==> design/flow/run.sh <==
#!/bin/bash
# the make line also repeats each setting of config.mk as NAME=value (left out here)
make -C /OpenROAD-flow-scripts/flow DESIGN_CONFIG=/design/flow/config.mk WORK_HOME=/design/flow/orfs CLKGATE_MAP_FILE= finish
==> design/flow/config.mk <==
export PLATFORM = sky130hd
export DESIGN_NAME = sha2in
export DESIGN_NICKNAME = sha2in
export VERILOG_FILES = /design/flow/design.v
export SDC_FILE = /design/flow/constraint.sdc
export NUM_CORES = 4
export LEC_CHECK = 0
export CAP_MARGIN = 20
export CORE_MARGIN = 2
export CORE_UTILIZATION = 67
export CTS_CLUSTER_SIZE = 37
export SLEW_MARGIN = 20
==> design/flow/constraint.sdc <==
create_clock -name core_clock -period 2.17 [get_ports {clk}]
set_input_delay 0.4340 -clock core_clock [delete_from_list [all_inputs] [get_ports {clk}]]
set_output_delay 0.4340 -clock core_clock [all_outputs]
set_load 0.01 [all_outputs]
==> design/flow/design.v <==
module dec #(parameter w=2)(
	input [w-1:0] s,
	input e,
	output reg [2**w-1:0] o
);
	always @ (*) begin
		o = 0;
		if (e)
  		  o[s] = 1;
	end
endmodule
module rgst #(
	parameter w=8
)(
	input clk, rst_b, ld, clr,
	input [w-1:0] d,
	output reg [w-1:0] q
);
	always @ (posedge clk, negedge rst_b)
		if (!rst_b)			q <= 0;
		else if (clr)			q <= 0;
		else if (ld)			q <= d;
endmodule
module cntr #(parameter w=8)(
	input clk, rst_b,c_up,clr,
	output reg [w-1:0] q
);
	always @ (posedge clk, negedge rst_b)
		if (!rst_b)			q <= 0;
		else if (c_up)			q <= q+1;
		else if (clr)			q <= 0;
endmodule
module pktmux(
  input [63:0] pkt,msg_len,
  input pad_pkt,zero_pkt,mgln_pkt,
  output reg [63:0] o
);
  always @ (*)
    if (pad_pkt == 1)         o=(1<<63);
    else if (zero_pkt == 1)   o=0;
    else if (mgln_pkt == 1)   o=msg_len;
    else                      o=pkt;
endmodule
module regfl(
  input clk,rst_b,we,
  input [2:0] s,
  input [63:0] d,
  output [511:0] q
);
  wire [7:0] dout;
  dec #(.w(3)) inst1(.s(s),.e(we),.o(dout));
  generate
    genvar i;
    for (i=0; i<8; i=i+1) begin:v
      rgst #(.w(64)) gi(.clk(clk),.rst_b(rst_b),.clr(1'b0),.d(d),.ld(dout[i]),
          .q(q[511-i*64:448-i*64]));
    end
  endgenerate
endmodule
module sha2indpath(
  input clk,rst_b,clr,st_pkt,pad_pkt,zero_pkt,mgln_pkt,
  input [63:0] pkt,
  output [2:0] idx,
  output [511:0] blk
);
  wire [63:0] mlen, mout;
  wire [21:0] mlen_r;
  assign mlen = {42'b0, mlen_r};
  pktmux inst1(.pkt(pkt),.pad_pkt(pad_pkt),.zero_pkt(zero_pkt),
      .mgln_pkt(mgln_pkt),.msg_len(mlen),.o(mout));
  regfl inst2(.clk(clk),.rst_b(rst_b),.we(st_pkt),.d(mout),
      .s(idx),.q(blk));
  cntr #(.w(3)) inst3(.clk(clk),.rst_b(rst_b),.clr(clr),.c_up(st_pkt),.q(idx));
  rgst #(.w(22)) inst4(.clk(clk),.rst_b(rst_b),.clr(clr),.q(mlen_r),
      .ld(st_pkt&(~(pad_pkt|zero_pkt|mgln_pkt))),
      .d(mlen_r+22'd64));
endmodule
module sha2inctrl(
  input clk,rst_b,lst_pkt,
  input [2:0] idx,
  output reg st_pkt,pad_pkt,
  output reg zero_pkt,mgln_pkt,
  output reg blk_val,msg_end
);
  localparam START=0,RX_PKT=1,PAD=2,ZERO=3,MGLN=4,MSG_END=5,STOP=6;
  reg [2:0] st,st_nxt;
  always @ (*)
    case(st)
      START,RX_PKT: if (lst_pkt == 0)             st_nxt=RX_PKT;
                    else                          st_nxt=PAD;
      PAD,ZERO:     if (idx == 6)                 st_nxt=MGLN;
                    else                          st_nxt=ZERO;
      MGLN:                                       st_nxt=MSG_END;
      MSG_END,STOP:                               st_nxt=STOP;
      default:                                    st_nxt=STOP;
    endcase
  always @ (*) begin
    blk_val=0;
    msg_end=0;
    st_pkt=0;
    pad_pkt=0;
    zero_pkt=0;
    mgln_pkt=0;
    case(st)
      START: begin
        st_pkt=1; end
      RX_PKT: begin
        st_pkt=1;
        if (idx == 0)
          blk_val=1; end
      PAD: begin
        st_pkt=1;
        pad_pkt=1;
        if (idx == 0)
          blk_val=1; end
      ZERO: begin
        st_pkt=1;
        zero_pkt=1;
        if (idx == 0)
          blk_val=1; end
      MGLN: begin
        st_pkt=1;
        mgln_pkt=1; end
      MSG_END: begin
        blk_val=1;
        msg_end=1; end
    endcase
  end
  always @ (posedge clk, negedge rst_b)
    if (rst_b == 0)                                 st<=START;
    else                                            st<=st_nxt;
endmodule
module sha2in(
  input clk,rst_b,lst_pkt,
  input [63:0] pkt,
  output [511:0] blk,
  output blk_val,msg_end
);
  wire [2:0] idx;
  wire st_pkt,pad_pkt,zero_pkt,mgln_pkt;
  sha2inctrl ctrl(.clk(clk),.rst_b(rst_b),.lst_pkt(lst_pkt),.idx(idx),
      .st_pkt(st_pkt),.pad_pkt(pad_pkt),.zero_pkt(zero_pkt),
      .mgln_pkt(mgln_pkt),.blk_val(blk_val),.msg_end(msg_end));
  sha2indpath dpath(.clk(clk),.rst_b(rst_b),.clr(1'b0),.st_pkt(st_pkt),
      .pad_pkt(pad_pkt),.zero_pkt(zero_pkt),.mgln_pkt(mgln_pkt),
      .pkt(pkt),.idx(idx),.blk(blk));
endmodule
==> impl_metrics.yaml, run 1 <==
# generated from flow reports
die:
  die_w_um: 178
  pin_count: 581
  initCoreUtil_pct: 68.2
  die_area_um2: 31700
  dieHeight_um: 178
  rows: 63
  core-area_um2: 29700
yosys:
  netlist_area_um2: 20300
  yosysMostFrequentCell: "dfrtp_1"
  yosysTopAreaCell: "dfrtp_1"
  ys_cells: 1793
  synth_nets: 1867
  top_cells_by_area: "dfrtp_1 (66%), o21ai_0 (9.5%), nand2_1 (8.4%)"
  top_cells_by_count: "dfrtp_1 (536), nand2_1 (456), o21ai_0 (383)"
  yosysTopAreaCellShare_pct: 66.2
  ys_seq_share_pct: 66.3
  compound_area_share_pct: 9.95
  yosys.area_share.simple_pct: 11.0
  ys_warn_count: 6
  ff_type: "dfrtp_1"
  avgSynthCellArea_um2: 11.3
  synth_cells: 1793
  synth_cell_type_count: 35
  ys_area_um2: 20300
  ys_sh_adder_pct: 0.432
  synth-async-reset-ratio_pct: 100
  synthTopLogicFamily: "simple AND/OR/NAND/NOR gates"
  synth_flops: 537
  synthMuxAreaShare_pct: 7.85
  edf_count: 0
  synth-xor-area-share_pct: 0.735
placed_design:
  pre_cts_slack_ns: 0.0232
  dp_cells: 2699
  detailed_place_hpwl_um: 49600
  gp_congestion: 0.918
  io_buffers: 580
clock_tree:
  cts_buffers: 51
  clock_sinks: 537
  clockBufferDepth: 3
  cts_root_buf: "clkbuf_16"
  ctsHtreeMaxLevel: 2
outcome:
  tool.error: "[ERROR GRT-0116] Global routing finished with congestion. Check the congestion regions in the DRC Viewer."
  status: "stopped before the end"
  haltStage: "global routing"
grt:
  track_usage_pct: 72.8
  grt_overflow: 4
==> repair_timing <==
item,4_1_cts
gates resized,25
hold endpoints to repair,36
pin swaps,5
cloned,7
endpoints found under the setup margin,143
setup buffers,6
hold buffers,1
==> routing by layer <==
metal	track usage [%]	GRT overflow
met1	72.8	0
met2	91.7	1
met3	55.6	0
met4	73.6	3
met5	9.46	0
==> per-stage QoR <==
step           util, %  cell area [um^2]  total power (W)  setup TNS (ns)
3_5_place_dp      89.8             26700           0.0370               0
4_1_cts           96.8             28800           0.0488           -1.22
3_3_place_gp      89.8             26700           0.0357               0
2_1_floorplan        -             20300           0.0246               0
==> run 2: changes to the inputs <==
Settings changed: ABC_AREA set to 0, CELL_PAD_IN_SITES_GLOBAL_PLACEMENT set to 0, CORE_UTILIZATION 67 to 66, CTS_CLUSTER_DIAMETER set to 312, CTS_CLUSTER_SIZE 37 to 22, GPL_ROUTABILITY_DRIVEN set to 0, PLACE_DENSITY set to 0.64.
Clock period 2.17 ns to 2.05 ns, I/O delays scaled along.
==> run 2 against run 1 <==
The flow again stops in global routing. Synthesized area unchanged. Synthesized cell count unchanged. Die area up 1.5%.
==> impl_metrics.yaml, run 2 <==
# generated from flow reports
yosys:
  top_cells_by_area: "dfrtp_1 (66%), o21ai_0 (9.5%), nand2_1 (8.4%)"
  yosys.area_share.simple_pct: 11.0
  netlist_area_um2: 20300
  synth_flops: 537
  edf_count: 0
  yosysTopAreaCell: "dfrtp_1"
  yosysMostFrequentCell: "dfrtp_1"
  ff_type: "dfrtp_1"
  ys_cells: 1793
  ys_sh_adder_pct: 0.432
  synth_cell_type_count: 35
  synth_nets: 1867
  synthMuxAreaShare_pct: 7.85
  ys_seq_share_pct: 66.3
  ys_area_um2: 20300
  synth-async-reset-ratio_pct: 100
  avgSynthCellArea_um2: 11.3
  yosysTopAreaCellShare_pct: 66.2
  synth-xor-area-share_pct: 0.735
  synth_cells: 1793
  compound_area_share_pct: 9.95
  synthTopLogicFamily: "simple AND/OR/NAND/NOR gates"
  ys_warn_count: 6
  top_cells_by_count: "dfrtp_1 (536), nand2_1 (456), o21ai_0 (383)"
die:
  core-area_um2: 30400
  die_area_um2: 32100
  dieHeight_um: 179
  die_w_um: 179
  rows: 64
  initCoreUtil_pct: 66.6
  pin_count: 581
placed_design:
  detailed_place_hpwl_um: 49200
  io_buffers: 580
clock_tree:
  clockBufferDepth: 3
  ctsHtreeMaxLevel: 1
  clock_sinks: 537
  cts_root_buf: "clkbuf_16"
  cts_buffers: 28
outcome:
  haltStage: "global routing"
  status: "stopped before the end"
[run 2: what timing repair did]
action                                  4_1_cts
setup buffers                                 6
endpoints found under the setup margin      193
resized                                      26
hold buffers                                  1
pin swaps                                     6
endpoints found under the hold margin        38
gates cloned                                  6
[run 2: metrics by stage]
step	setup WS, ns	hold slack (ns)	utilization (%)	area (um^2)	instances
after detailed placement	-0.0820	0.348	88.6	27000	2720
after CTS	-0.0426	0.323	92.1	28000	2773
after global placement	-0.0599	0.343	88.6	27000	2720
after floorplan	0.0543	0.114	-	20300	1793
==> run 3: changes to the inputs <==
Settings changed: ABC_AREA 0 to 1, CAP_MARGIN 20 to 30, CELL_PAD_IN_SITES_GLOBAL_PLACEMENT 0 to 1, CORE_ASPECT_RATIO set to 0.89, CORE_UTILIZATION 66 to 40, CTS_CLUSTER_DIAMETER 312 to 112, CTS_CLUSTER_SIZE 22 to not set, GPL_ROUTABILITY_DRIVEN 0 to not set, PLACE_DENSITY 0.64 to not set.
Clock period 2.05 ns to 4.0 ns, I/O delays scaled along.
==> run 3 against run 2 <==
The run now finishes clean. Synthesized cell count increased by 38%. Synthesized area increased by 5.9%. Die area increased by 73%.
==> impl_metrics.yaml, run 3 <==
# generated from flow reports
yosys:
  yosysMostFrequentCell: "nand2_1"
  top_cells_by_count: "nand2_1 (1502), dfrtp_1 (536), inv_1 (82)"
  netlist_area_um2: 21500
  ys_sh_adder_pct: 0.408
  synthTopLogicFamily: "simple AND/OR/NAND/NOR gates"
  synth-xor-area-share_pct: 0.490
  edf_count: 0
  avgSynthCellArea_um2: 8.68
  ys_cells: 2471
  ys_seq_share_pct: 62.6
  yosysTopAreaCellShare_pct: 62.5
  synth_cell_type_count: 26
  synthMuxAreaShare_pct: 0
  ff_type: "dfrtp_1"
  synth_cells: 2471
  ys_area_um2: 21500
  yosysTopAreaCell: "dfrtp_1"
  top_cells_by_area: "dfrtp_1 (63%), nand2_1 (26%), buf_2 (1.7%)"
  synth-async-reset-ratio_pct: 100
  synth_flops: 537
  compound_area_share_pct: 0.944
  yosys.area_share.simple_pct: 30.3
  synth_nets: 2545
  ys_warn_count: 6
worst_setup_path:
  cp-startpoint: "dpath.inst3.q[0]"
  cp-start-kind: "register"
  arrival_ns: 2.39
  reg2regPathDepth: 10
  end_kind: "primary output"
  crit_path_end: "blk_val"
  critPathKind: "register to primary output"
  crit_top_cell: "ha_1"
  path_max_fanout: 5
  r2r_setup_slack_ns: 0.99
  cpPeakStageDelay_ns: 0.49
  crit_cells: 5
  r2r-start: "ctrl.st[2]"
  r2r_end: "dpath.inst2.v[0].gi.q[23]"
  slowest_stage: "clkdlybuf4s50_1"
  cp_num_buf_inv: 2
  path_cells: "inv_1 -> ha_1 -> ha_1 -> a21o_1 -> clkdlybuf4s50_1"
  worstPathRequired_ns: 3.20
  critPathTopFamily: "buffers and inverters"
clock_tree:
  cts_root_buf: "clkbuf_16"
  cts_resized: 0
  cts_hold_buf: 0
  clk_latency_ns: 0.60
  cts_buffers: 56
  clk_pin_slew_ns: 0.06
  clock_sinks: 537
  post_cts_buffers: 0
  clockBufferDepth: 3
  cts_tree: "built"
  ctsHtreeMaxLevel: 2
detailed_routing:
  diodes: 0
  viasPerCell: 4.91
  drcViolationCount: 0
  routedWlPerCell_um: 21.9
  via_count: 18500
  drtIter0Drc: 1274
  drt_first_pass_iters: 5
  drtAntennaViolNets: 0
  wirelength_um: 82600
sta:
  fin_tns_setup_ns: 0
  clock_skew_ns: 0.0142
  holdWs_ns: 0.196
  finalCriticalPeriod_ns: 3.19
  hold_viol: 0
  clock.fmax_mhz: 314
  relSlewSlack_pct: 33.8
  setup_viol_count_final: 0
  rsz0062_at_grt: "false"
  worst_pin_slew_ns: 0.993
  finalClockPeriodUsage_pct: 79.7
  slew_violations: 0
power_and_ir_drop:
  p_comb_w: 0.0114
  power_switching_share_pct: 38.7
  p_clk_share_pct: 20.9
  p_sw_w: 0.00999
  internal_power_w: 0.0158
  power.clock.total_w: 0.00541
  powerSeq_w: 0.00899
  power.density_nw_per_um2: 867
  power_w: 0.0258
  leakagePower_nw: 15.4
  peakVddDrop_v: 0.000518
  seq_power_share_pct: 34.8
  maxPowerGroup: "combinational logic"
  comb_power_share_pct: 44.3
layout:
  area_growth_pct: 38.8
  final_util_pct: 55.8
  fin_nets: 3108
  fillCellCount: 4926
  stdcell_count: 3772
min_path:
  hp-class: "primary input to asynchronous set/reset pin"
placed_design:
  dp_cells: 3668
  detailed_place_hpwl_um: 55600
  gp_congestion: 0.866
  io_buffers: 580
die:
  dieHeight_um: 223
  die_w_um: 250
  core-area_um2: 53400
  rows: 80
  initCoreUtil_pct: 40.2
  die_area_um2: 55500
  pin_count: 581
grt:
  grt_pass1_wl_um: 123000
  first_global_vias: 18100
  track_usage_pct: 29.7
  grt.met2_usage_pct: 47.6
  antenna_found_initial: 1
  grtUsageMet3_pct: 7.86
  met1_usage_pct: 39.4
  grt_overflow: 0
  grt_max_degree: 77
  gr-max-usage-layer: "met2"
flow_run:
  warnings: 31
  cap_violations: 0
outcome:
  status: "finished clean"
==> run 3: routing by layer <==
| layer | up-vias | wire length (um) |
|---|---|---|
| met1 | 9170 | 34900 |
| met4 | 2 | 2530 |
| met3 | 126 | 6330 |
| met5 | - | 10 |
| met2 | 654 | 38800 |
| li1 | 8567 | - |
==> run 3: layout make-up <==
class	count	area, um^2	share of cell area (%)
well taps	697	872	2.93
inverters	92	347	1.16
multi-input cells	1720	6950	23.3
repair buffers	627	6310	21.2
flip-flops and latches	537	13400	45.1
clock buffers	82	1670	5.61
clock inverters	17	214	0.718
==> run 3: per-stage QoR <==
step	worst slack [ns]	area, um^2
after floorplan	1.92	21500
after global routing	0.716	29800
after global placement	1.05	27800
after CTS	0.750	29700
after detailed placement	0.956	27800
final	0.811	29800
==> run 4: changes to the inputs <==
Settings changed: ABC_AREA 1 to not set, CAP_MARGIN 30 to 20, CELL_PAD_IN_SITES_GLOBAL_PLACEMENT 1 to not set, CORE_ASPECT_RATIO 0.89 to not set, CORE_UTILIZATION 40 to 72, CTS_CLUSTER_DIAMETER 112 to 394, CTS_CLUSTER_SIZE set to 14, PLACE_DENSITY set to 0.43, SETUP_SLACK_MARGIN set to 0.2.
Clock period 4.0 ns to 1.32 ns, I/O delays scaled along.
==> run 4 against run 3 <==
The run now fails in detailed placement. Die area is 47% lower. Synthesized cell count is 27% lower. Synthesized area is 5.6% lower.
==> impl_metrics.yaml, run 4 <==
# generated from flow reports
yosys:
  edf_count: 0
  ys_area_um2: 20300
  synth-async-reset-ratio_pct: 100
  synth_cells: 1793
  avgSynthCellArea_um2: 11.3
  ys_sh_adder_pct: 0.432
  synth-xor-area-share_pct: 0.735
  top_cells_by_area: "dfrtp_1 (66%), o21ai_0 (9.5%), nand2_1 (8.4%)"
  ys_seq_share_pct: 66.3
  netlist_area_um2: 20300
  ff_type: "dfrtp_1"
  ys_cells: 1793
  synth_cell_type_count: 35
  yosysTopAreaCell: "dfrtp_1"
  ys_warn_count: 6
  yosysMostFrequentCell: "dfrtp_1"
  yosys.area_share.simple_pct: 11.0
  top_cells_by_count: "dfrtp_1 (536), nand2_1 (456), o21ai_0 (383)"
  compound_area_share_pct: 9.95
  synthTopLogicFamily: "simple AND/OR/NAND/NOR gates"
  synth_nets: 1867
  synth_flops: 537
  synthMuxAreaShare_pct: 7.85
  yosysTopAreaCellShare_pct: 66.2
die:
  dieHeight_um: 172
  initCoreUtil_pct: 73.0
  pin_count: 581
  core-area_um2: 27800
  die_w_um: 172
  rows: 61
  die_area_um2: 29500
placed_design:
  gp_congestion: 0.918
  io_buffers: 580
outcome:
  haltStage: "detailed placement"
  tool.error: "[ERROR DPL-0033] detailed placement checks failed during check placement."
  status: "stopped before the end"
-- run 4: through the flow --
step / TNS (ns) / instance area [um^2] / setup WS, ns / power, W / hold WS, ns
3_3_place_gp: -266.09 / 27500 / -0.570 / 0.0599 / 0.188
2_1_floorplan: -200.25 / 20600 / -0.575 / 0.0414 / -0.0316
==> run 5: changes to the inputs <==
Settings changed: CTS_CLUSTER_DIAMETER 394 to 28, CTS_CLUSTER_SIZE 14 to 13, PLACE_DENSITY 0.43 to not set, SETUP_SLACK_MARGIN 0.2 to 0.35.
==> run 5 against run 4 <==
The run again fails in detailed placement. Synthesized area is the same. Synthesized cell count unchanged. Die area did not move.
==> impl_metrics.yaml, run 5 <==
# generated from flow reports
outcome:
  tool.error: "[ERROR DPL-0033] detailed placement checks failed during check placement."
  status: "stopped before the end"
  haltStage: "detailed placement"
yosys:
  ys_sh_adder_pct: 0.432
  ff_type: "dfrtp_1"
  ys_warn_count: 6
  compound_area_share_pct: 9.95
  edf_count: 0
  synthTopLogicFamily: "simple AND/OR/NAND/NOR gates"
  synth-async-reset-ratio_pct: 100
  synth_nets: 1867
  netlist_area_um2: 20300
  top_cells_by_area: "dfrtp_1 (66%), o21ai_0 (9.5%), nand2_1 (8.4%)"
  synth_flops: 537
  top_cells_by_count: "dfrtp_1 (536), nand2_1 (456), o21ai_0 (383)"
  synthMuxAreaShare_pct: 7.85
  avgSynthCellArea_um2: 11.3
  yosysTopAreaCell: "dfrtp_1"
  yosys.area_share.simple_pct: 11.0
  yosysMostFrequentCell: "dfrtp_1"
  synth-xor-area-share_pct: 0.735
  ys_seq_share_pct: 66.3
  ys_cells: 1793
  yosysTopAreaCellShare_pct: 66.2
  ys_area_um2: 20300
  synth_cells: 1793
  synth_cell_type_count: 35
die:
  core-area_um2: 27800
  dieHeight_um: 172
  rows: 61
  die_w_um: 172
  pin_count: 581
  initCoreUtil_pct: 73.0
  die_area_um2: 29500
placed_design:
  io_buffers: 580
  gp_congestion: 0.918
-- run 5: stage by stage --
| stage | cell area [um^2] | hold WS, ns | total power (W) | worst slack (ns) | setup TNS (ns) |
|---|---|---|---|---|---|
| 2_1_floorplan | 20600 | -0.0316 | 0.0414 | -0.575 | -200.25 |
| 3_3_place_gp | 27500 | 0.188 | 0.0599 | -0.570 | -266.09 |
==> run 6: changes to the inputs <==
Settings changed: ABC_AREA set to 0, CAP_MARGIN 20 to 0, CELL_PAD_IN_SITES_GLOBAL_PLACEMENT set to 0, CORE_UTILIZATION 72 to 70, CTS_CLUSTER_DIAMETER 28 to 312, CTS_CLUSTER_SIZE 13 to 49, GPL_ROUTABILITY_DRIVEN set to 0, SETUP_SLACK_MARGIN 0.35 to not set.
Clock period 1.32 ns to 2.16 ns, I/O delays scaled along.
==> run 6 against run 5 <==
The run fails in global routing. Die area up 2.8%. Synthesized cell count did not move. Synthesized area did not move.
==> impl_metrics.yaml, run 6 <==
# generated from flow reports
clock_tree:
  ctsHtreeMaxLevel: 1
  cts_buffers: 14
  clock_sinks: 537
  cts_root_buf: "clkbuf_16"
  clockBufferDepth: 3
yosys:
  synth_cells: 1793
  yosysTopAreaCellShare_pct: 66.2
  top_cells_by_area: "dfrtp_1 (66%), o21ai_0 (9.5%), nand2_1 (8.4%)"
  ff_type: "dfrtp_1"
  ys_area_um2: 20300
  ys_cells: 1793
  yosysMostFrequentCell: "dfrtp_1"
  netlist_area_um2: 20300
  synth_cell_type_count: 35
  synthMuxAreaShare_pct: 7.85
  edf_count: 0
  top_cells_by_count: "dfrtp_1 (536), nand2_1 (456), o21ai_0 (383)"
  synth-xor-area-share_pct: 0.735
  avgSynthCellArea_um2: 11.3
  synthTopLogicFamily: "simple AND/OR/NAND/NOR gates"
  ys_warn_count: 6
  ys_sh_adder_pct: 0.432
  yosys.area_share.simple_pct: 11.0
  synth_nets: 1867
  ys_seq_share_pct: 66.3
  synth_flops: 537
  synth-async-reset-ratio_pct: 100
  yosysTopAreaCell: "dfrtp_1"
  compound_area_share_pct: 9.95
outcome:
  haltStage: "global routing"
  status: "stopped before the end"
  tool.error: "[ERROR GRT-0232] Routing congestion too high. Check the congestion heatmap in the GUI."
grt:
  track_usage_pct: 83.5
  grt_overflow: 78
placed_design:
  pre_cts_slack_ns: -0.0604
  place_area_um2: 26800
  detailed_place_hpwl_um: 53800
  io_buffers: 580
die:
  core-area_um2: 28600
  die_w_um: 174
  die_area_um2: 30300
  rows: 62
  initCoreUtil_pct: 70.8
  dieHeight_um: 174
  pin_count: 581
-- run 6: metrics by stage --
stage	TNS (ns)	std cells	power, W	util [%]
detailed placement	-0.290	2711	0.0375	93.6
floorplan	0	1793	0.0247	-
global placement	0	2711	0.0358	93.6
CTS	-0.0480	2746	0.0433	96.1
-- run 6: what timing repair did --
action,4_1_cts
pin swaps,1
endpoints found under the hold margin,36
setup buffers,6
setup endpoints to repair,290
cloned,7
hold buffers,1
resized,28
-- run 6: layer usage --
layer / GRT usage, % / GRT overflow
met4: 87.3 / 49
met5: 23.9 / 0
met1: 84.2 / 1
met3: 69.9 / 1
met2: 97.3 / 27
==> run 7: changes to the inputs <==
Settings changed: ABC_AREA 0 to not set, CAP_MARGIN 0 to 20, CELL_PAD_IN_SITES_GLOBAL_PLACEMENT 0 to not set, CORE_ASPECT_RATIO set to 1.54, CORE_UTILIZATION 70 to 40, CTS_CLUSTER_DIAMETER 312 to not set, CTS_CLUSTER_SIZE 49 to 72, GPL_ROUTABILITY_DRIVEN 0 to not set, MIN_ROUTING_LAYER set to met2.
Clock period 2.16 ns to 4.0 ns, I/O delays scaled along.
==> run 7 against run 6 <==
The run now finishes clean. Synthesized cell count unchanged. Die area increased by 73%. Synthesized area unchanged.
==> impl_metrics.yaml, run 7 <==
# generated from flow reports
outcome:
  status: "finished clean"
worst_setup_path:
  r2r_end: "dpath.inst2.v[0].gi.q[63]"
  cpPeakStageDelay_ns: 0.57
  path_max_fanout: 5
  r2r_setup_slack_ns: 1.02
  arrival_ns: 2.32
  crit_path_end: "blk_val"
  worstPathRequired_ns: 3.20
  cp_num_buf_inv: 2
  slowest_stage: "clkdlybuf4s50_1"
  crit_cells: 6
  critPathKind: "register to primary output"
  critPathTopFamily: "buffers and inverters"
  end_kind: "primary output"
  cp-startpoint: "dpath.inst3.q[0]"
  reg2regPathDepth: 4
  r2r-start: "ctrl.st[1]"
  cp-start-kind: "register"
  path_cells: "inv_1 -> ha_1 -> ha_1 -> o21ai_0 -> nand2b_1 -> clkdlybuf4s50_1"
  crit_top_cell: "ha_1"
yosys:
  ys_seq_share_pct: 66.3
  ys_area_um2: 20300
  edf_count: 0
  ys_sh_adder_pct: 0.432
  avgSynthCellArea_um2: 11.3
  yosysMostFrequentCell: "dfrtp_1"
  compound_area_share_pct: 9.95
  ys_warn_count: 6
  synth_cells: 1793
  synth-async-reset-ratio_pct: 100
  top_cells_by_count: "dfrtp_1 (536), nand2_1 (456), o21ai_0 (383)"
  synth-xor-area-share_pct: 0.735
  yosysTopAreaCell: "dfrtp_1"
  synthTopLogicFamily: "simple AND/OR/NAND/NOR gates"
  yosys.area_share.simple_pct: 11.0
  netlist_area_um2: 20300
  synth_cell_type_count: 35
  top_cells_by_area: "dfrtp_1 (66%), o21ai_0 (9.5%), nand2_1 (8.4%)"
  synthMuxAreaShare_pct: 7.85
  synth_flops: 537
  yosysTopAreaCellShare_pct: 66.2
  ff_type: "dfrtp_1"
  ys_cells: 1793
  synth_nets: 1867
detailed_routing:
  drtIter0Drc: 3421
  drt_first_pass_iters: 6
  viasPerCell: 7.03
  routedWlPerCell_um: 22.8
  wirelength_um: 70000
  drtAntennaViolNets: 0
  drcViolationCount: 0
  via_count: 21600
power_and_ir_drop:
  comb_power_share_pct: 43.7
  p_sw_w: 0.00920
  internal_power_w: 0.0158
  power.density_nw_per_um2: 876
  power_switching_share_pct: 36.8
  peakVddDrop_v: 0.000539
  p_clk_share_pct: 20.5
  power.clock.total_w: 0.00513
  maxPowerGroup: "combinational logic"
  seq_power_share_pct: 35.8
  powerSeq_w: 0.00895
  leakagePower_nw: 12.9
  p_comb_w: 0.0109
die:
  rows: 102
  initCoreUtil_pct: 40.4
  core-area_um2: 50200
  die_area_um2: 52500
  dieHeight_um: 283
  die_w_um: 185
  pin_count: 581
sta:
  hold_viol: 0
  finalClockPeriodUsage_pct: 77.9
  setup_viol_count_final: 0
  clock_skew_ns: 0.0151
  worst_pin_slew_ns: 1.09
  rsz0062_at_grt: "false"
  holdWs_ns: 0.187
  clock.fmax_mhz: 321
  relSlewSlack_pct: 26.4
  slew_violations: 0
  fin_tns_setup_ns: 0
  worst_slack_ns: 0.884
  finalCriticalPeriod_ns: 3.12
clock_tree:
  clk_pin_slew_ns: 0.07
  cts_hold_buf: 0
  clk_latency_ns: 0.58
  cts_resized: 0
  cts_buffers: 50
  cts_root_buf: "clkbuf_16"
  cts_tree: "built"
  post_cts_buffers: 0
  ctsHtreeMaxLevel: 2
  clockBufferDepth: 3
  clock_sinks: 537
grt:
  grt_pass1_wl_um: 101000
  first_global_vias: 22400
  grt_max_degree: 83
  grt_overflow: 0
  antenna_found_initial: 0
  track_usage_pct: 38.3
placed_design:
  gp_congestion: 0.835
  io_buffers: 580
  detailed_place_hpwl_um: 48100
  pre_cts_slack_ns: 1.05
flow_run:
  cap_violations: 0
  warnings: 30
layout:
  fin_nets: 2420
  final_util_pct: 56.9
  area_growth_pct: 40.8
min_path:
  hp-class: "primary input to asynchronous set/reset pin"
## run 7: cell type report
class | count | area (um^2)
Clock inverter | 18 | 218
Clock buffer | 73 | 1520
Fill cell | 4400 | 21600
Multi-Input combinational cell | 1104 | 6140
Tap cell | 676 | 846
Timing Repair Buffer | 614 | 6200
Sequential cell | 537 | 13400
Inverter | 39 | 146
Antenna cell | 7 | 17.5
## run 7: layer usage
| layer | up-vias | part of all wire, % | track usage (%) | wire length, um |
|---|---|---|---|---|
| met5 | - | 0.45 | 5.71 | 313 |
| met4 | 12 | 11 | 9.76 | 7860 |
| met3 | 596 | 38 | 46.5 | 26400 |
| met2 | 6284 | 51 | 48.9 | 35400 |
| met1 | 7694 | 0 | - | 0 |
| li1 | 6981 | - | - | - |
## run 7: through the flow
stage	std cells	total power (W)	cell area [um^2]
floorplan	1793	0.0133	20300
global placement	2970	0.0195	26800
detailed placement	2970	0.0198	26800
CTS	3061	0.0248	28500
global route	3061	0.0263	28500
finish	3068	0.0250	28500
==> run 8: changes to the inputs <==
Settings changed: ABC_AREA set to 1, CELL_PAD_IN_SITES_GLOBAL_PLACEMENT set to 1, CORE_ASPECT_RATIO 1.54 to not set, CORE_UTILIZATION 40 to 60, CTS_CLUSTER_DIAMETER set to 312, CTS_CLUSTER_SIZE 72 to 14, GPL_ROUTABILITY_DRIVEN set to 0, MIN_ROUTING_LAYER met2 to not set, PLACE_DENSITY set to 0.64.
Clock period 4.0 ns to 2.04 ns, I/O delays scaled along.
==> run 8 against run 7 <==
The run now fails in global placement. Die area is 29% lower. Synthesized cell count up 38%. Synthesized area grew 5.9%.
==> impl_metrics.yaml, run 8 <==
# generated from flow reports
yosys:
  edf_count: 0
  top_cells_by_count: "nand2_1 (1502), dfrtp_1 (536), inv_1 (82)"
  compound_area_share_pct: 0.944
  netlist_area_um2: 21500
  yosys.area_share.simple_pct: 30.3
  ys_area_um2: 21500
  synth_flops: 537
  ff_type: "dfrtp_1"
  ys_cells: 2471
  synth-xor-area-share_pct: 0.490
  ys_warn_count: 6
  yosysTopAreaCellShare_pct: 62.5
  yosysTopAreaCell: "dfrtp_1"
  synth-async-reset-ratio_pct: 100
  yosysMostFrequentCell: "nand2_1"
  ys_seq_share_pct: 62.6
  avgSynthCellArea_um2: 8.68
  top_cells_by_area: "dfrtp_1 (63%), nand2_1 (26%), buf_2 (1.7%)"
  synthMuxAreaShare_pct: 0
  ys_sh_adder_pct: 0.408
  synth_nets: 2545
  synth_cells: 2471
  synth_cell_type_count: 26
  synthTopLogicFamily: "simple AND/OR/NAND/NOR gates"
die:
  core-area_um2: 35400
  die_w_um: 193
  die_area_um2: 37300
  dieHeight_um: 193
  rows: 69
  initCoreUtil_pct: 60.6
  pin_count: 581
outcome:
  haltStage: "global placement"
  tool.error: "[ERROR GPL-0301] Utilization 106.565 % exceeds 100%."
  status: "stopped before the end"
==> run 9: changes to the inputs <==
Settings changed: ABC_AREA 1 to not set, CELL_PAD_IN_SITES_GLOBAL_PLACEMENT 1 to not set, CORE_UTILIZATION 60 to 72, CTS_CLUSTER_DIAMETER 312 to 360, CTS_CLUSTER_SIZE 14 to 34, GPL_ROUTABILITY_DRIVEN 0 to not set, PLACE_DENSITY 0.64 to 0.95, SETUP_SLACK_MARGIN set to 0.34.
Clock period 2.04 ns to 1.32 ns, I/O delays scaled along.
==> run 9 against run 8 <==
The run fails in detailed placement. Synthesized area down 5.6%. Die area down 21%. Synthesized cell count down 27%.
==> impl_metrics.yaml, run 9 <==
# generated from flow reports
yosys:
  synthMuxAreaShare_pct: 7.85
  compound_area_share_pct: 9.95
  ys_warn_count: 6
  synth_nets: 1867
  ys_area_um2: 20300
  ys_cells: 1793
  top_cells_by_area: "dfrtp_1 (66%), o21ai_0 (9.5%), nand2_1 (8.4%)"
  synth_cell_type_count: 35
  yosysTopAreaCell: "dfrtp_1"
  synthTopLogicFamily: "simple AND/OR/NAND/NOR gates"
  ys_seq_share_pct: 66.3
  synth-xor-area-share_pct: 0.735
  top_cells_by_count: "dfrtp_1 (536), nand2_1 (456), o21ai_0 (383)"
  synth-async-reset-ratio_pct: 100
  synth_flops: 537
  ff_type: "dfrtp_1"
  synth_cells: 1793
  yosysTopAreaCellShare_pct: 66.2
  yosysMostFrequentCell: "dfrtp_1"
  yosys.area_share.simple_pct: 11.0
  edf_count: 0
  netlist_area_um2: 20300
  avgSynthCellArea_um2: 11.3
  ys_sh_adder_pct: 0.432
placed_design:
  gp_congestion: 0.927
  io_buffers: 580
die:
  initCoreUtil_pct: 73.0
  die_area_um2: 29500
  rows: 61
  dieHeight_um: 172
  die_w_um: 172
  pin_count: 581
  core-area_um2: 27800
outcome:
  status: "stopped before the end"
  tool.error: "[ERROR DPL-0033] detailed placement checks failed during check placement."
  haltStage: "detailed placement"
-- run 9: stage by stage --
step                    total power [W]  std cells  TNS [ns]  area, um^2
after global placement           0.0606       2757   -253.97       27800
after floorplan                  0.0414       1793   -200.25       20600
==> run 10: changes to the inputs <==
Settings changed: CAP_MARGIN 20 to 5, CORE_UTILIZATION 72 to 70, CTS_CLUSTER_DIAMETER 360 to 222, CTS_CLUSTER_SIZE 34 to 25, PLACE_DENSITY 0.95 to 0.65, SETUP_SLACK_MARGIN 0.34 to -0.17.
Clock period 1.32 ns to 2.24 ns, I/O delays scaled along.
==> run 10 against run 9 <==
The layout now fails its checks (setup timing). Synthesized cell count did not move. Synthesized area did not move. Die area rose by 2.8%.
==> impl_metrics.yaml, run 10 <==
# generated from flow reports
flow_run:
  cap_violations: 0
  warnings: 36
die:
  core-area_um2: 28600
  die_w_um: 174
  die_area_um2: 30300
  dieHeight_um: 174
  initCoreUtil_pct: 70.8
  pin_count: 581
  rows: 62
sta:
  hold_viol: 0
  setup_viol_count_final: 264
  clock_skew_ns: 0.0263
  holdWs_ns: 0.375
  worst_slack_ns: -0.362
  slew_violations: 0
  worst_pin_slew_ns: 0.754
  finalClockPeriodUsage_pct: 116
  clock.fmax_mhz: 384
  relSlewSlack_pct: 49.2
  finalCriticalPeriod_ns: 2.60
worst_setup_path:
  slowest_stage: "o21ai_0"
  r2r_setup_slack_ns: -0.36
  worstPathRequired_ns: 2.67
  cpPeakStageDelay_ns: 0.66
  crit_top_cell: "ha_1"
  crit_path_end: "dpath.inst2.v[1].gi.q[27]"
  cp-start-kind: "register"
  crit_cells: 7
  arrival_ns: 3.04
  r2r_end: "dpath.inst2.v[1].gi.q[27]"
  end_kind: "register"
  path_max_fanout: 53
  path_cells: "inv_1 -> ha_1 -> ha_1 -> buf_4 -> o211ai_4 -> clkbuf_16 -> o21ai_0"
  cp_num_buf_inv: 3
  r2r-start: "dpath.inst3.q[1]"
  reg2regPathDepth: 7
  critPathTopFamily: "AND-OR/OR-AND gates"
  cp-startpoint: "dpath.inst3.q[1]"
  critPathKind: "register to register"
detailed_routing:
  drtAntennaViolNets: 0
  drt_first_pass_iters: 12
  wirelength_um: 102000
  routedWlPerCell_um: 37.2
  drcViolationCount: 0
  via_count: 21200
  drtIter0Drc: 5206
  viasPerCell: 7.70
layout:
  final_area_um2: 27500
  fillCellCount: 615
  stdcell_count: 2751
  area_growth_pct: 35.5
  final_util_pct: 95.9
  fin_nets: 2410
placed_design:
  place_area_um2: 26700
  detailed_place_hpwl_um: 51400
  dp_cells: 2688
  gp_congestion: 0.929
  io_buffers: 580
yosys:
  synthTopLogicFamily: "simple AND/OR/NAND/NOR gates"
  avgSynthCellArea_um2: 11.3
  ys_warn_count: 6
  ys_cells: 1793
  synthMuxAreaShare_pct: 7.85
  netlist_area_um2: 20300
  synth-async-reset-ratio_pct: 100
  synth_cell_type_count: 35
  synth_flops: 537
  ff_type: "dfrtp_1"
  top_cells_by_area: "dfrtp_1 (66%), o21ai_0 (9.5%), nand2_1 (8.4%)"
  ys_seq_share_pct: 66.3
  ys_sh_adder_pct: 0.432
  yosys.area_share.simple_pct: 11.0
  synth_cells: 1793
  synth_nets: 1867
  synth-xor-area-share_pct: 0.735
  ys_area_um2: 20300
  top_cells_by_count: "dfrtp_1 (536), nand2_1 (456), o21ai_0 (383)"
  yosysMostFrequentCell: "dfrtp_1"
  yosysTopAreaCellShare_pct: 66.2
  compound_area_share_pct: 9.95
  yosysTopAreaCell: "dfrtp_1"
  edf_count: 0
power_and_ir_drop:
  internal_power_w: 0.0254
  p_clk_share_pct: 12.1
  maxPowerGroup: "combinational logic"
  leakagePower_nw: 12.5
  power_switching_share_pct: 44.5
  p_comb_w: 0.0230
  p_sw_w: 0.0204
  comb_power_share_pct: 50.3
  power.density_nw_per_um2: 1670
  peakVddDrop_v: 0.00124
  seq_power_share_pct: 37.7
  power.clock.total_w: 0.00552
  powerSeq_w: 0.0172
clock_tree:
  clk_latency_ns: 0.61
  clock_sinks: 537
  cts_buffers: 25
  ctsHtreeMaxLevel: 1
  clockBufferDepth: 3
  clk_pin_slew_ns: 0.12
  cts_tree: "built"
  cts_root_buf: "clkbuf_16"
outcome:
  status: "finished with violations"
  so_faults: "setup timing"
grt:
  grt_overflow: 0
  first_global_vias: 20800
  track_usage_pct: 63.9
  grt_max_degree: 105
  antenna_found_initial: 20
  grt_pass1_wl_um: 142000
min_path:
  hp-class: "primary input to asynchronous set/reset pin"
==> run 10: final cells by class <==
type	instances	area, um^2	share of cell area [%]
Antenna cell	23	57.6	0.210
Clock buffer	34	659	2.40
Clock inverter	1	16.3	0.0592
Inverter	39	146	0.533
Multi-Input combinational cell	1104	6170	22.5
Sequential cell	537	13400	48.9
Tap cell	384	480	1.75
Timing Repair Buffer	629	6500	23.7
==> run 10: through the flow <==
step | total power, W | TNS (ns) | setup WS (ns)
after floorplan | 0.0238 | 0 | 0.110
after global placement | 0.0345 | 0 | 0.140
after detailed placement | 0.0360 | -0.0288 | -0.0288
after CTS | 0.0424 | -2.07 | -0.152
after global routing | 0.0462 | -25.95 | -0.354
final | 0.0458 | -24.87 | -0.362
==> run 10: what timing repair did <==
item,CTS,global route
hold buffers,1,0
cloned,0,1
resized,6,11
endpoints found under the hold margin,28,0
setup endpoints to repair,1,39
setup buffers,3,0
==> run 10: metal layers <==
layer | GRT usage [%] | vias up | wire length, um
li1 | - | 6997 | -
met1 | 70.2 | 9635 | 27800
met2 | 91.3 | 3196 | 41400
met3 | 30.0 | 1335 | 17700
met4 | 60.5 | 12 | 15100
met5 | 1.12 | - | 151
Power and IR drop assume default switching activity.
